== before ==
## fp_multiplier
module fp_multiplier(input [31:0] a,input [31:0] b,output [31:0]out,input clk,
	input rst,input in_valid,output out_valid);
clock: 1.4 ns
lec_check: 0
abc_area: 1
cap_margin: 10
cell_pad_in_sites_detail_placement: 0
core_margin: 2
core_utilization: 72
cts_cluster_diameter: 52
gpl_routability_driven: 1
min_routing_layer: met1
place_density: 0.4
slew_margin: 15
run.sh (not shown) runs the stock make flow with config.mk's settings and CLKGATE_MAP_FILE=.
before finished all stages; layout check result: FAIL, due to negative setup slack.
What after does differently from before at the input level:
Settings: changing CTS_CLUSTER_DIAMETER from 52 to 330; setting PLACE_DENSITY_LB_ADDON to 0.0 for the first time; removing PLACE_DENSITY (formerly 0.4); setting SETUP_SLACK_MARGIN to 0.41 for the first time; changing the clock period (ns, I/O delays scaled along) from 1.4 to 1.35.
==> comparison <==
Comparing the two runs side by side, after comes out behind before on wire length. Summary of the comparison: max-slew headroom at the worst pin is lower in after, relative to before. The layout from after, despite a flow that completed every stage, fails the layout checks, with the failing checks listed as negative setup slack. Count of clock-buffer cells in the layout down 3 in after wrt before.

---

Starting RTL as in the previous note.
// fp_multiplier
module fp_multiplier(input [31:0] a,input [31:0] b,output [31:0]out,input clk,
	input rst,input in_valid,output out_valid);
	wire S3,overflow;
	wire [47:0] productd,wallace_out,product;
	wire [7:0] exponent1,exponent2;
	wire [15:0] trim;
	wire [22:0] prod;
	wire [31:0] out1,out2,out3,out1d,out2d,out3d,outd;
	wire [31:0] a15,b15,a16,b16,a17,b17,a18,b18;
	sideband side(clk,a,b,a15,b15,a16,b16,a17,b17,a18,b18);
	reg [18:0] valid;
	always @(posedge clk)
	begin
		if(rst)
			valid <= 19'b0;
		else
			valid <= {valid[17:0],in_valid};
	end
	assign out_valid = valid[18];
	xor (S3,a15[31],b15[31]);
	wallace w1({8'b0,1'b1,a[22:0]},{8'b0,1'b1,b[22:0]},clk,{trim,productd});
	DFF DFF1[47:0] (productd[47:0],clk,1'b0,product[47:0]);
	assign overflow=product[47];
	assign wallace_out=product;
	adder_8bit adder1(a15[30:23],b15[30:23],overflow,exponent1);
	adder_8bit subtract_127(exponent1,8'b10000000,1'b1,exponent2);
	shifter_1bit shift [22:0] (prod[22:0],overflow, wallace_out[45:23], wallace_out[46:24]);
	assign out1d={S3,exponent2,prod};
	DFF DFF3 [31:0] (out1d,clk,1'b0,out1);
	check_zero check1(out2d,a16,b16,out1);  
	DFF DFF4 [31:0] (out2d,clk,1'b0,out2);
  ...
make LEC_CHECK=0 ABC_AREA=0 CAP_MARGIN=20 CELL_PAD_IN_SITES_DETAIL_PLACEMENT=0 CELL_PAD_IN_SITES_GLOBAL_PLACEMENT=3 CORE_ASPECT_RATIO=1.01 CORE_MARGIN=2 CORE_UTILIZATION=69 CTS_CLUSTER_DIAMETER=313 CTS_CLUSTER_SIZE=16 GPL_ROUTABILITY_DRIVEN=0 GPL_TIMING_DRIVEN=0 HOLD_SLACK_MARGIN=0.17 MAX_ROUTING_LAYER=met4 MIN_ROUTING_LAYER=met1 PLACE_DENSITY_LB_ADDON=0.25 SETUP_SLACK_MARGIN=0.47 SLEW_MARGIN=15 TNS_END_PERCENT=25 finish   # period 3.07 ns
The baseline failed in 3_1_place_gp_skip_io, error FLW-0024.
Then changed:
Settings changed: CAP_MARGIN 20 to 10, CELL_PAD_IN_SITES_GLOBAL_PLACEMENT 3 to not set, CORE_ASPECT_RATIO 1.01 to not set, CORE_MARGIN 2 to 4, CTS_CLUSTER_DIAMETER 313 to 199, CTS_CLUSTER_SIZE 16 to not set, GPL_ROUTABILITY_DRIVEN 0 to 1, GPL_TIMING_DRIVEN 0 to not set, HOLD_SLACK_MARGIN 0.17 to not set, MAX_ROUTING_LAYER met4 to not set, PLACE_DENSITY set to 0.61, PLACE_DENSITY_LB_ADDON 0.25 to not set, TNS_END_PERCENT 25 to not set.
Clock period 3.07 ns to 2.1 ns, I/O delays scaled along.
=> The changed run produced a layout that fails on negative setup slack. Die area came out higher by 2.4%. Synthesized cell count stays the same. Synthesized area is unchanged.
Then changed:
Settings changed: CAP_MARGIN 10 to 5, CORE_MARGIN 4 to 2, CORE_UTILIZATION 69 to 71, PLACE_DENSITY 0.61 to not set, SETUP_SLACK_MARGIN 0.47 to -0.23.
Clock period 2.1 ns to 3.07 ns, I/O delays scaled along.
This time the run produced a clean layout.
Via count rose by 1.3%.
Wire length rose by 3.1%.
Hold slack gets better by 180 ps.

---

== main ==
Starting RTL as in the previous note.
clock: 2.02 ns
lec_check: 0
abc_area: 0
cap_margin: 10
cell_pad_in_sites_detail_placement: 0
core_margin: 4
core_utilization: 72
cts_cluster_diameter: 199
cts_cluster_size: 32
gpl_routability_driven: 1
min_routing_layer: met1
place_density_lb_addon: 0.0
setup_slack_margin: 0.58
slew_margin: 15
The layout from main, despite a flow that completed every stage, fails the layout checks, with the failing checks listed as setup timing.
Modified inputs, the feature branch compared to main
- changing ABC_AREA from 0 to 1
- removing PLACE_DENSITY_LB_ADDON (formerly 0.0)
- setting PLACE_DENSITY to 0.72 for the first time
- changing CTS_CLUSTER_DIAMETER from 199 to 93
- changing SETUP_SLACK_MARGIN from 0.58 to 0.22
- changing CORE_MARGIN from 4 to 2
- changing the clock period (ns, I/O delays scaled along) from 2.02 to 1.35
[summary]
No crash in the feature branch: every stage finished, but the layout fails its final checks due to setup timing.
The feature branch packs its core tighter than main.
The feature branch — aggregate routed wire length 9.0 mm higher, main as reference
The feature branch — share of the cycle needed by the critical path after routing 29 points higher, main as reference
Critical path buffer and inverter count (lower): main
Count of fill cells added during filler insertion, the feature branch and main: larger value in the feature branch
main reports its origin of the worst setup path as side.da[127] while the feature branch reports side.db[127].
Against main, the feature branch comes in 9.0 points higher on remaining max-slew budget at the tightest pin.

---

Starting RTL as in the previous note.
Design fp_multiplier, start of the top module:
module fp_multiplier(input [31:0] a,input [31:0] b,output [31:0]out,input clk,
	input rst,input in_valid,output out_valid);
	wire S3,overflow;
	wire [47:0] productd,wallace_out,product;
	wire [7:0] exponent1,exponent2;
	wire [15:0] trim;
	wire [22:0] prod;
	wire [31:0] out1,out2,out3,out1d,out2d,out3d,outd;
	wire [31:0] a15,b15,a16,b16,a17,b17,a18,b18;
	sideband side(clk,a,b,a15,b15,a16,b16,a17,b17,a18,b18);
	reg [18:0] valid;
	always @(posedge clk)
	begin
		if(rst)
			valid <= 19'b0;
		else
			valid <= {valid[17:0],in_valid};
	end
	assign out_valid = valid[18];
	xor (S3,a15[31],b15[31]);
	wallace w1({8'b0,1'b1,a[22:0]},{8'b0,1'b1,b[22:0]},clk,{trim,productd});
	DFF DFF1[47:0] (productd[47:0],clk,1'b0,product[47:0]);
	assign overflow=product[47];
	assign wallace_out=product;
	adder_8bit adder1(a15[30:23],b15[30:23],overflow,exponent1);
	adder_8bit subtract_127(exponent1,8'b10000000,1'b1,exponent2);
	shifter_1bit shift [22:0] (prod[22:0],overflow, wallace_out[45:23], wallace_out[46:24]);
	assign out1d={S3,exponent2,prod};
	DFF DFF3 [31:0] (out1d,clk,1'b0,out1);
	check_zero check1(out2d,a16,b16,out1);  
	DFF DFF4 [31:0] (out2d,clk,1'b0,out2);
	check_inf check2(out3d,a17,b17,out2);  
	DFF DFF5 [31:0] (out3d,clk,1'b0,out3);
	check_nan check3(outd,a18,b18,out3);  
	DFF DFF6 [31:0] (outd,clk,1'b0,out);
endmodule
make LEC_CHECK=0 CAP_MARGIN=20 CORE_MARGIN=2 CORE_UTILIZATION=63 SLEW_MARGIN=20 finish   # period 1.32 ns
The first run completed and failed the layout checks on negative setup slack.
Change:
- CORE_UTILIZATION: 63 -> 40
- clock period: 1.32 -> 2.44 ns (I/O delays scaled with it)
The changed run finished clean.
Sequential cell count is unchanged.
Die size rose by 57%.
Global-route usage drops by 7.1 points.
Cell area rises by 0.33%.
Count of clock-buffer cells in the layout drops by 10.
Cell count rises by 12%.
Wire length came out lower by 1.1%.
Register-to-register slack improved by 1000 ps.
Change:
- ABC_AREA: default -> 0
- CORE_UTILIZATION: 40 -> 72
- CTS_CLUSTER_SIZE: default -> 39
- PLACE_DENSITY_LB_ADDON: default -> 0.0
- SETUP_SLACK_MARGIN: default -> 0.39
- clock period: 2.44 -> 1.35 ns (I/O delays scaled with it)
After rerunning: With this change the flow ran to the end with violations: negative setup slack. Synthesized area does not change. Global-route usage goes up by 14 points. Final cell count goes down by roughly a tenth.
Change:
- ABC_AREA: 0 -> 1
- CTS_CLUSTER_DIAMETER: default -> 335
- CTS_CLUSTER_SIZE: 39 -> 14
- PLACE_DENSITY_LB_ADDON: 0.0 -> 0.08
- SETUP_SLACK_MARGIN: 0.39 -> -0.13
What happened: The changed run finished but failed the layout checks on negative setup slack; synthesized area climbs by about 1.8%; power is lower by about 8%; clock power falls by about 20%; worst hold slack is worse by 11 ps; register-to-register slack improved by 820 ps; sequential share of layout area is higher by 1.4 points; cell area is lower by 2.5%; setup slack is better by 820 ps.

---

Starting RTL as in the previous note.
Settings: LEC_CHECK=0, ABC_AREA=0, CAP_MARGIN=10, CELL_PAD_IN_SITES_DETAIL_PLACEMENT=0, CORE_MARGIN=2, CORE_UTILIZATION=72, CTS_CLUSTER_DIAMETER=93, CTS_CLUSTER_SIZE=32, GPL_ROUTABILITY_DRIVEN=1, MIN_ROUTING_LAYER=met1, PLACE_DENSITY_LB_ADDON=0.0, SETUP_SLACK_MARGIN=0.22, SLEW_MARGIN=15; clock period 2.02 ns.
The first run ran to the end with violations: negative setup slack.
Edit:
--- a/flow/config.mk
+++ b/flow/config.mk
@@ -10,0 +11 @@
+export CELL_PAD_IN_SITES_GLOBAL_PLACEMENT = 2
@@ -13 +14 @@
-export CTS_CLUSTER_DIAMETER = 93
+export CTS_CLUSTER_DIAMETER = 363
@@ -18 +19 @@
-export SETUP_SLACK_MARGIN = 0.22
+export SETUP_SLACK_MARGIN = 0.58
With this change the flow never finished: it broke off in 3_1_place_gp_skip_io.
Die area is unchanged.
Synthesized cell count stays the same.
Synthesized area stays the same.
Edit:
--- a/flow/config.mk
+++ b/flow/config.mk
@@ -8 +8 @@
-export ABC_AREA = 0
+export ABC_AREA = 1
@@ -11 +10,0 @@
-export CELL_PAD_IN_SITES_GLOBAL_PLACEMENT = 2
@@ -14 +13 @@
-export CTS_CLUSTER_DIAMETER = 363
+export CTS_CLUSTER_DIAMETER = 93
@@ -18,2 +17,2 @@
-export PLACE_DENSITY_LB_ADDON = 0.0
-export SETUP_SLACK_MARGIN = 0.58
+export PLACE_DENSITY = 0.42
+export SETUP_SLACK_MARGIN = 0.08
==> flow/constraint.sdc (replaced) <==
create_clock -name core_clock -period 1.35 [get_ports {clk}]
set_input_delay 0.2700 -clock core_clock [delete_from_list [all_inputs] [get_ports {clk}]]
set_output_delay 0.2700 -clock core_clock [all_outputs]
set_load 0.01 [all_outputs]
The changed run finished with negative setup slack left.
Die size came out higher slightly.
Synthesized area came out higher slightly.
Synthesized cell count came out higher by a quarter to a third.
Edit:
==> flow/config.mk (replaced) <==
export PLATFORM = sky130hd
export DESIGN_NAME = fp_multiplier
export DESIGN_NICKNAME = fp_multiplier
export VERILOG_FILES = /design/flow/design.v
export SDC_FILE = /design/flow/constraint.sdc
export NUM_CORES = 4
export LEC_CHECK = 0
export ABC_AREA = 1
export CAP_MARGIN = 20
export CORE_MARGIN = 2
export CORE_UTILIZATION = 72
export CTS_CLUSTER_SIZE = 39
export PLACE_DENSITY = 0.36
export SLEW_MARGIN = 20
The new run finished with negative setup slack left.
Sequential share of layout area is lower by 3.7 points.
Via count increases by about 5.6%.
Maximum frequency shrinks by 2.5%.
Synthesized cell count is unchanged.
Wire length went up by 13%.
Die size does not change.
Edit:
--- a/flow/config.mk
+++ b/flow/config.mk
@@ -8 +7,0 @@
-export ABC_AREA = 1
@@ -9,0 +9 @@
+export CELL_PAD_IN_SITES_DETAIL_PLACEMENT = 2
@@ -11,3 +11,4 @@
-export CORE_UTILIZATION = 72
-export CTS_CLUSTER_SIZE = 39
-export PLACE_DENSITY = 0.36
+export CORE_UTILIZATION = 40
+export CTS_CLUSTER_DIAMETER = 70
+export GPL_ROUTABILITY_DRIVEN = 0
+export HOLD_SLACK_MARGIN = -0.04
@@ -14,0 +16 @@
+export TNS_END_PERCENT = 15
The changed run completed and failed the layout checks on negative setup slack.
Final cell count falls by 1.3%.
Routed wire length rises by 82%.
Final area rises by 0.69%.
Sequential power rises by about 6%.
Total power rises by 12%.

---

ember:
Starting RTL as in the previous note.
export LEC_CHECK = 0
export ABC_AREA = 1
export CAP_MARGIN = 40
export CORE_MARGIN = 2
export CORE_UTILIZATION = 72
export CTS_CLUSTER_DIAMETER = 92
export CTS_CLUSTER_SIZE = 14
export PLACE_DENSITY_LB_ADDON = 0.08
export SETUP_SLACK_MARGIN = -0.13
export SLEW_MARGIN = 20
create_clock -name core_clock -period 1.35 [get_ports {clk}]
ember had finished all stages when the layout checks came back failing, citing negative setup slack.
> inputs changed (ember -> onyx)
Settings: changing CTS_CLUSTER_SIZE from 14 to 53; changing ABC_AREA from 1 to 0; setting PLACE_DENSITY to 0.36 for the first time; changing CAP_MARGIN from 40 to 20; removing CTS_CLUSTER_DIAMETER (formerly 92); setting CORE_ASPECT_RATIO to 1.81 for the first time; removing PLACE_DENSITY_LB_ADDON (formerly 0.08).
--- outcome ---
- In ember the implementation completed, yet the final layout does not meet the checks, the culprit being negative setup slack.
- The final report for onyx shows a completed flow and a layout that fails verification, specifically negative setup slack.
- For ember, the capturing instance or port of the critical path was DFF3[30].Q, unlike onyx, where it was DFF3[29].Q.
- Min worst hold slack across ember and onyx: ember
- Re number of global-route vias before repair: ember and onyx aren't equal, and the lower value belongs to onyx.
- onyx consumes more power than ember does.
#### Input delta (lagoon over onyx)
Settings: CTS_CLUSTER_SIZE removed (was 53); PLACE_DENSITY removed (was 0.36); ABC_AREA removed (was 0); SETUP_SLACK_MARGIN removed (was -0.13); CORE_UTILIZATION changed from 72 to 40; CORE_ASPECT_RATIO removed (was 1.81); the clock period (ns, I/O delays scaled along) changed from 1.35 to 2.5.
lagoon has completed all stages; timing, DRC and antenna checks passed.
Relative to onyx, wire length of the first global-routing pass decreased by about 9% in lagoon.
Delta (lagoon minus onyx): area growth from synthesis to layout rose by 1.4 points, count of vias placed by the detailed router fell by 1530.
lagoon — share of cell area taken by flip-flops and latches 0.81 points lower, onyx as reference
Met3 layer wire length in the routed design (lower): onyx
Slowest stage cell on the critical path: or3_4 -> lagoon, dfxtp_2 -> onyx
Of the two values seen for top layer reached by signal wires, met5 was produced by lagoon and met4 by onyx.
> inputs changed (lagoon -> sierra)
Settings: ABC_AREA now 1, previously not set; CTS_CLUSTER_SIZE now 53, previously not set; CORE_ASPECT_RATIO now 1.81, previously not set; PLACE_DENSITY now 0.36, previously not set; CORE_UTILIZATION now 72, was 40; the clock period (ns, I/O delays scaled along) now 1.35, was 2.5.
Summary of sierra over lagoon: first-iteration DRC count went up 537; area after synthesis went up 0.0013 sq mm; largest incremental delay on the critical path went up 60 ps.
Post-route worst setup slack | sierra below lagoon
In the final reports, the cell area of sierra is smaller than that of lagoon.
The antenna cell count of sierra falls short of that of lagoon by 1.
sierra vs. lagoon: power of the sequential group now sits higher; layout-stage area growth over the synthesis result now sits lower; total length of routed met2 wires now sits higher.
| sierra | all stages done | FAIL | negative setup slack |
The total via count after detailed routing reported for sierra is greater than that of lagoon by about 20%.
Compared with lagoon, sierra improves maximum clock frequency.

---

Setup of delta:
fp_multiplier again, from the RTL that the note above started with.
// fp_multiplier
module fp_multiplier(input [31:0] a,input [31:0] b,output [31:0]out,input clk,
	input rst,input in_valid,output out_valid);
make LEC_CHECK=0 ABC_AREA=0 CAP_MARGIN=10 CELL_PAD_IN_SITES_DETAIL_PLACEMENT=0 CELL_PAD_IN_SITES_GLOBAL_PLACEMENT=1 CORE_MARGIN=2 CORE_UTILIZATION=72 CTS_CLUSTER_DIAMETER=93 CTS_CLUSTER_SIZE=32 GPL_ROUTABILITY_DRIVEN=0 MAX_ROUTING_LAYER=met4 MIN_ROUTING_LAYER=met1 PLACE_DENSITY_LB_ADDON=0.0 SETUP_SLACK_MARGIN=0.22 SLEW_MARGIN=15 finish   # period 2.02 ns
From the logs: delta reached the end of the flow and failed the layout checks with setup timing.
The inputs of amber differ from those of delta as listed below.
- CAP_MARGIN: 10 -> 20
- PLACE_DENSITY_LB_ADDON: 0.0 -> 0.08
- SETUP_SLACK_MARGIN: 0.22 -> unset
- SLEW_MARGIN: 15 -> 40
- CELL_PAD_IN_SITES_GLOBAL_PLACEMENT: 1 -> unset
- CORE_MARGIN: 2 -> 6
- HOLD_SLACK_MARGIN: unset -> 0.05
- GPL_ROUTABILITY_DRIVEN: 0 -> unset
- CTS_CLUSTER_DIAMETER: 93 -> unset
- CTS_CLUSTER_SIZE: 32 -> 88
- ABC_AREA: 0 -> 1
- CELL_PAD_IN_SITES_DETAIL_PLACEMENT: 0 -> unset
- TNS_END_PERCENT: unset -> 95
- MAX_ROUTING_LAYER: met4 -> unset
- CORE_UTILIZATION: 72 -> 15
Notes after the runs:
amber went all the way through synthesis, placement and routing and the layout is clean on timing, DRC and antenna.
Taking delta as the reference point, the routed wire length of amber rises by 61%.
Per the comparison of amber with delta, worst hold slack went up by 0.049 ns, power went up by 37000 uW, number of antenna violations at the first check in global routing went up by 23.
amber vs delta on clock period minus worst slack: amber is the lower one.
Here is what was changed in the inputs of raven compared with amber.
- MIN_ROUTING_LAYER no longer set, was met1
- SLEW_MARGIN now 20, was 40
- CORE_UTILIZATION now 72, was 15
- PLACE_DENSITY_LB_ADDON no longer set, was 0.08
- PLACE_DENSITY now 0.67, previously not set
- HOLD_SLACK_MARGIN no longer set, was 0.05
- CTS_CLUSTER_SIZE now 53, was 88
- TNS_END_PERCENT no longer set, was 95
- CORE_MARGIN now 2, was 6
- the clock period (ns, I/O delays scaled along) now 1.35, was 2.02
### Flow results
- Taking raven over amber, the length of routed met3 wiring ratio works out to 0.922.
- Changes observed in raven relative to amber: standard-cell row count lower; fraction of area in registers higher; overall via count from detail_route higher.
- The most crowded layer after global routing comes out met2 in one run and met1 in the other, namely in raven and amber respectively.
- Setup slack in raven is smaller than in amber.
- Between raven and amber, the relative contribution of combinational cells to total power is higher for raven.
- Between amber and raven, the flow reports maximum vdd ir drop increasing by more than 100%.
- raven ends up with lower switching fraction of total power than amber does.
- raven -> stages 100% | layout checks FAIL | setup timing
- amber closes out successfully: all stages finished, all timing, DRC and antenna checks passed.
- amber → raven: leakage power figure lower, final total negative setup slack now sits lower.
Power is estimated from default activity; no workload was simulated.
